==> job 296 <==
==> flow/design.v (excerpt) <==
module Microprocessor(
    input oscillator,
    input reset,
    input [7:0] instruction,
    output [6:0] seg1,
    output [6:0] seg2,
    output [6:0] seg3,
    output [6:0] seg4,
    output [7:0] PC
);
    wire clk;
    wire [7:0] nextPC;
    wire [1:0] rs, rt, rd, RegisterDestination, operation;
    wire [7:0] rsData, rtData, writeData, ALUResult, MemoryResult, MemoryAddress;
    wire RegWrite, MemRead, MemWrite, Branch;
    assign clk = oscillator;
    assign rs = instruction[5:4];
    assign rt = instruction[3:2];
    assign rd = instruction[1:0];
    assign operation = instruction[7:6];
    ControlUnit cu(
        .op(instruction[7:6]),
        .ALUControl(ALUControl),
        .RegWrite(RegWrite),
        .MemRead(MemRead),
        .MemWrite(MemWrite),
        .Branch(Branch)
    );
	 assign writeData = (operation==2'b00) ? ALUResult 
	 			: (operation == 2'b11) ? {6'b000000, rd}
	 			: MemoryResult;
	 assign RegisterDestination = ALUControl ? rd : rt;
    RegisterFile rf(
        .reset(reset),
        .rs(rs),
        .rt(rt),
        .rd(RegisterDestination),
        .writeData(writeData),
        .RegWrite(RegWrite),
        .clk(clk),
        .rsData(rsData),
        .rtData(rtData)
    );
    ALU alu(
        .A(rsData),
        .B(rtData),
        .Y(ALUResult)
    );
	 assign MemoryAddress = (rd == 2'b00) ? rsData :
  ...
make LEC_CHECK=0 ABC_AREA=1 CAP_MARGIN=15 CORE_ASPECT_RATIO=0.68 CORE_MARGIN=2 CORE_UTILIZATION=72 CTS_CLUSTER_DIAMETER=238 GPL_ROUTABILITY_DRIVEN=0 MIN_ROUTING_LAYER=met1 PLACE_DENSITY_LB_ADDON=0.04 SETUP_SLACK_MARGIN=1.59 SLEW_MARGIN=5 TNS_END_PERCENT=40 finish   # period 5.61 ns
run.sh (not shown) runs the stock make flow with config.mk's settings and CLKGATE_MAP_FILE=.
==> job 3883 (differences from job 296) <==
--- a/flow/config.mk
+++ b/flow/config.mk
@@ -9,11 +9,10 @@
 export CAP_MARGIN = 15
 export CORE_ASPECT_RATIO = 0.68
 export CORE_MARGIN = 2
-export CORE_UTILIZATION = 72
+export CORE_UTILIZATION = 66
 export CTS_CLUSTER_DIAMETER = 238
 export GPL_ROUTABILITY_DRIVEN = 0
 export MIN_ROUTING_LAYER = met1
-export PLACE_DENSITY_LB_ADDON = 0.04
-export SETUP_SLACK_MARGIN = 1.59
+export SETUP_SLACK_MARGIN = -0.14
 export SLEW_MARGIN = 5
 export TNS_END_PERCENT = 40
==> job 3315 (differences from job 296) <==
==> flow/config.mk (replaced) <==
export PLATFORM = sky130hd
export DESIGN_NAME = Microprocessor
export DESIGN_NICKNAME = Microprocessor
export VERILOG_FILES = /design/flow/design.v
export SDC_FILE = /design/flow/constraint.sdc
export NUM_CORES = 4
export LEC_CHECK = 0
export ABC_AREA = 1
export CAP_MARGIN = 5
export CELL_PAD_IN_SITES_GLOBAL_PLACEMENT = 2
export CORE_MARGIN = 10
export CORE_UTILIZATION = 27
export CTS_CLUSTER_DIAMETER = 380
export CTS_CLUSTER_SIZE = 15
export GPL_ROUTABILITY_DRIVEN = 0
export GPL_TIMING_DRIVEN = 0
export MAX_ROUTING_LAYER = met4
export MIN_ROUTING_LAYER = met2
export SLEW_MARGIN = 35
export TNS_END_PERCENT = 85
==> flow/constraint.sdc (replaced) <==
create_clock -name core_clock -period 10.0 [get_ports {oscillator}]
set_input_delay 2.0000 -clock core_clock [delete_from_list [all_inputs] [get_ports {oscillator}]]
set_output_delay 2.0000 -clock core_clock [all_outputs]
set_load 0.01 [all_outputs]
==> job_summary.md <==
## PnR job results

| Metric | Value |
|---|---|
| Total die size | `~70000 um^2` |
| Post-placement cell area | `between 15000 and 20000 um^2` |
| Met3 Use GR | `between 40% and 50%` |
| Status | `no timing/DRC/antenna violations` |
| Placement Rows | `89` |
| Setup bufs post-CTS | `0` |
| Grt met1 use | `0%` |
| DP Worst Slack | `0.0616 ns` |
| Met2 layer usage reported by global route | `34.0%` |
| Post-Place Cells | `2977` |
| CTS buffer count | `23` |
Source of the figures above: job 3315

==> job_summary.md <==
## PnR job results

| Metric | Value |
|---|---|
| Status | `complete, but fails checks` |
| Violated checks | `negative setup slack` |
| Post-placement cell area | `18300 um^2` |
| Setup bufs post-CTS | `39` |
| Endpoints failing setup | `14` |
| PnR worst setup slack | `-0.704 ns` |
| Met3 Use GR | `14.4%` |
| CTS buffer count | `28` |
| Met2 layer usage reported by global route | `62.6%` |
Source of the figures above: job 3883

==> job_summary.md <==
### Yosys + OpenROAD results

| Metric | Value |
|---|---|
| Status | `did not finish` |
| Last step reached | `global routing` |
| First Err | `[ERROR GRT-0232] Routing congestion too high. Check the congestion heatmap in the GUI.` |
| Post-Place Cells | `2616` |
| Post-placement cell area | `between 15000 and 20000 um^2` |
| Placement Rows | `about 45` |
| CTS buffer count | `28` |
| Setup bufs post-CTS | `44` |
| Grt met1 use | `between 90 and 100%` |
Source of the figures above: job 296



==> inputs of run A <==
==> flow/design.v <==
`timescale 1ns / 1ps
module ALU(
    input [7:0] A,
    input [7:0] B,
    output [7:0] Y
    );    
    assign Y = A + B;
endmodule
`timescale 1ns / 1ps
module ControlUnit(
    input [1:0] op,
    output reg ALUControl,
    output reg RegWrite,
    output reg MemRead,
    output reg MemWrite,
    output reg Branch
    );
    always @(op) begin
        case (op)
            2'b00: begin  
                ALUControl <= 1;
                RegWrite <= 1;
                MemRead <= 0;
                MemWrite <= 0;
                Branch <= 0;
            end
            2'b01: begin  
                ALUControl <= 0;
                RegWrite <= 1;
                MemRead <= 1;
                MemWrite <= 0;
                Branch <= 0;
            end
            2'b10: begin  
                ALUControl <= 0;
                RegWrite <= 0;
                MemRead <= 0;
                MemWrite <= 1;
                Branch <= 0;
            end
            2'b11: begin  
                ALUControl <= 0;
                RegWrite <= 0;
                MemRead <= 0;
                MemWrite <= 0;
                Branch <= 1;
            end
        endcase
    end
endmodule
`timescale 1ns / 1ps
module DataMemory(
	 input reset, 
    input clk,
    input [7:0] address,
    input [7:0] writeData,
    input MemWrite,
    input MemRead,
    output [7:0] readData
    );
    wire [7:0] memory [31:0];
    wire [4:0] index = address[4:0];
    genvar g;
    generate
        for (g = 0; g < 32; g = g + 1) begin : word
            reg [7:0] q;
            always @(posedge clk or posedge reset) begin
                if (reset)
                    q <= (g < 16) ? g : (8'd0 - (g - 16));
                else if (MemWrite && index == g)
                    q <= writeData;
            end
            assign memory[g] = q;
        end
    endgenerate
    assign readData = (MemRead) ? memory[index] : writeData;
endmodule
`timescale 1ns / 1ps
module Hex_to_7seg(
    input [3:0] hex,
    output reg [6:0] seg
    );
    always @ (hex) begin
        case (hex)
            4'd0: seg = 7'b0111111;  
            4'd1: seg = 7'b0000110;  
            4'd2: seg = 7'b1011011;  
            4'd3: seg = 7'b1001111;  
            4'd4: seg = 7'b1100110;  
            4'd5: seg = 7'b1101101;  
            4'd6: seg = 7'b1111101;  
            4'd7: seg = 7'b0000111;  
            4'd8: seg = 7'b1111111;  
            4'd9: seg = 7'b1101111;  
            4'd10: seg = 7'b1110111;  
            4'd11: seg = 7'b1111100;  
            4'd12: seg = 7'b0111001;  
            4'd13: seg = 7'b1011110;  
            4'd14: seg = 7'b1111001;  
            4'd15: seg = 7'b1110001;  
            default: seg = 7'b0000000;  
        endcase
    end
endmodule
`timescale 1ns / 1ps
module ProgramCounter(
    input clk,
    input reset,
    input [7:0] nextPC,
    output reg [7:0] PC
    );
    always @(posedge clk or posedge reset) begin
        if (reset)
            PC <= 8'b0;
        else
            PC <= nextPC;
    end
endmodule
`timescale 1ns / 1ps
module RegisterFile(
	 input reset,
    input [1:0] rs, rt, rd,
    input [7:0] writeData,
    input RegWrite,
    input clk,
    output [7:0] rsData, rtData
    );
    reg [7:0] registers [3:0];
always @(posedge clk or posedge reset) begin
    if (reset) begin
        registers[0] <= 8'b00000000;
        registers[1] <= 8'b00000000;
        registers[2] <= 8'b00000000;
        registers[3] <= 8'b00000000;
    end else if (RegWrite) begin
        registers[rd] <= writeData;
    end
end
    assign rsData = registers[rs];
    assign rtData = registers[rt];
endmodule
`timescale 1ns / 1ps
module Microprocessor(
    input oscillator,
    input reset,
    input [7:0] instruction,
    output [6:0] seg1,
    output [6:0] seg2,
    output [6:0] seg3,
    output [6:0] seg4,
    output [7:0] PC
);
    wire clk;
    wire [7:0] nextPC;
    wire [1:0] rs, rt, rd, RegisterDestination, operation;
    wire [7:0] rsData, rtData, writeData, ALUResult, MemoryResult, MemoryAddress;
    wire RegWrite, MemRead, MemWrite, Branch;
    assign clk = oscillator;
    assign rs = instruction[5:4];
    assign rt = instruction[3:2];
    assign rd = instruction[1:0];
    assign operation = instruction[7:6];
    ControlUnit cu(
        .op(instruction[7:6]),
        .ALUControl(ALUControl),
        .RegWrite(RegWrite),
        .MemRead(MemRead),
        .MemWrite(MemWrite),
        .Branch(Branch)
    );
	 assign writeData = (operation==2'b00) ? ALUResult 
	 			: (operation == 2'b11) ? {6'b000000, rd}
	 			: MemoryResult;
	 assign RegisterDestination = ALUControl ? rd : rt;
    RegisterFile rf(
        .reset(reset),
        .rs(rs),
        .rt(rt),
        .rd(RegisterDestination),
        .writeData(writeData),
        .RegWrite(RegWrite),
        .clk(clk),
        .rsData(rsData),
        .rtData(rtData)
    );
    ALU alu(
        .A(rsData),
        .B(rtData),
        .Y(ALUResult)
    );
	 assign MemoryAddress = (rd == 2'b00) ? rsData :
									(rd ==2'b01) ? rsData + 8'b00000001:
									(rd ==2'b10) ? rsData - 8'b00000010:
									(rd ==2'b11) ? rsData - 8'b00000001 :
									rsData;
    DataMemory dm(
        .reset(reset),
        .clk(clk),
        .address(MemoryAddress),
        .writeData(rtData),
        .MemWrite(MemWrite),
        .MemRead(MemRead),
        .readData(MemoryResult)
    );
    ProgramCounter pc(
        .clk(clk),
        .reset(reset),
        .nextPC(nextPC),
        .PC(PC)
    );
	 assign nextPC = (rd == 2'b00) ? PC + 1 :
                    (rd == 2'b01) ? (Branch ? PC + 2 : PC + 1) :
                    (rd == 2'b10) ? (Branch ? PC - 1 : PC + 1) :
                    (rd == 2'b11) ? (Branch ? PC : PC + 1) :
                    PC + 1;
    Hex_to_7seg display1(
        .hex(writeData[7:4]),
        .seg(seg1)
    );
    Hex_to_7seg display2(
        .hex(writeData[3:0]),
        .seg(seg2)
    );
	 Hex_to_7seg display3(
        .hex(PC[7:4]),
        .seg(seg3)
    );
    Hex_to_7seg display4(
        .hex(PC[3:0]),
        .seg(seg4)
    );
endmodule
==> flow/run.sh <==
#!/bin/bash
# the make line also repeats each setting of config.mk as NAME=value (left out here)
make -C /OpenROAD-flow-scripts/flow DESIGN_CONFIG=/design/flow/config.mk WORK_HOME=/design/flow/orfs CLKGATE_MAP_FILE= finish
==> flow/config.mk <==
export PLATFORM = sky130hd
export DESIGN_NAME = Microprocessor
export DESIGN_NICKNAME = Microprocessor
export VERILOG_FILES = /design/flow/design.v
export SDC_FILE = /design/flow/constraint.sdc
export NUM_CORES = 4
export LEC_CHECK = 0
export ABC_AREA = 1
export CAP_MARGIN = 20
export CORE_MARGIN = 2
export CORE_UTILIZATION = 72
export MAX_ROUTING_LAYER = met4
export PLACE_DENSITY = 0.64
export SLEW_MARGIN = 5
==> flow/constraint.sdc <==
create_clock -name core_clock -period 5.68 [get_ports {oscillator}]
set_input_delay 1.1360 -clock core_clock [delete_from_list [all_inputs] [get_ports {oscillator}]]
set_output_delay 1.1360 -clock core_clock [all_outputs]
set_load 0.01 [all_outputs]
==> run H (differences from run A) <==
==> flow/config.mk (replaced) <==
export PLATFORM = sky130hd
export DESIGN_NAME = Microprocessor
export DESIGN_NICKNAME = Microprocessor
export VERILOG_FILES = /design/flow/design.v
export SDC_FILE = /design/flow/constraint.sdc
export NUM_CORES = 4
export LEC_CHECK = 0
export CAP_MARGIN = 20
export CORE_MARGIN = 2
export CORE_UTILIZATION = 40
export SLEW_MARGIN = 20
==> flow/constraint.sdc (replaced) <==
create_clock -name core_clock -period 10.0 [get_ports {oscillator}]
set_input_delay 2.0000 -clock core_clock [delete_from_list [all_inputs] [get_ports {oscillator}]]
set_output_delay 2.0000 -clock core_clock [all_outputs]
set_load 0.01 [all_outputs]
==> run Z (differences from run A) <==
==> flow/config.mk (replaced) <==
export PLATFORM = sky130hd
export DESIGN_NAME = Microprocessor
export DESIGN_NICKNAME = Microprocessor
export VERILOG_FILES = /design/flow/design.v
export SDC_FILE = /design/flow/constraint.sdc
export NUM_CORES = 4
export LEC_CHECK = 0
export CAP_MARGIN = 20
export CORE_MARGIN = 2
export CORE_UTILIZATION = 65
export SLEW_MARGIN = 20
==> flow/constraint.sdc (replaced) <==
create_clock -name core_clock -period 5.44 [get_ports {oscillator}]
set_input_delay 1.0880 -clock core_clock [delete_from_list [all_inputs] [get_ports {oscillator}]]
set_output_delay 1.0880 -clock core_clock [all_outputs]
set_load 0.01 [all_outputs]
==> comparison <==
Run A aborted during global routing (5_1_grt). Run Z finished but failed the layout checks on setup timing. Run H finished with timing, DRC and antenna clean.
In run Z the critical path depth is higher than in run H, by 5.
Synthesized cell count: run A is higher than run Z (about 44%).
In run Z the final cell count is higher than in run H, by 3.4%.
In run Z the cell area is higher than in run H, by about 13%.
Between run Z and run H, the lower worst hold slack is in run H (gap 0.014 ns).
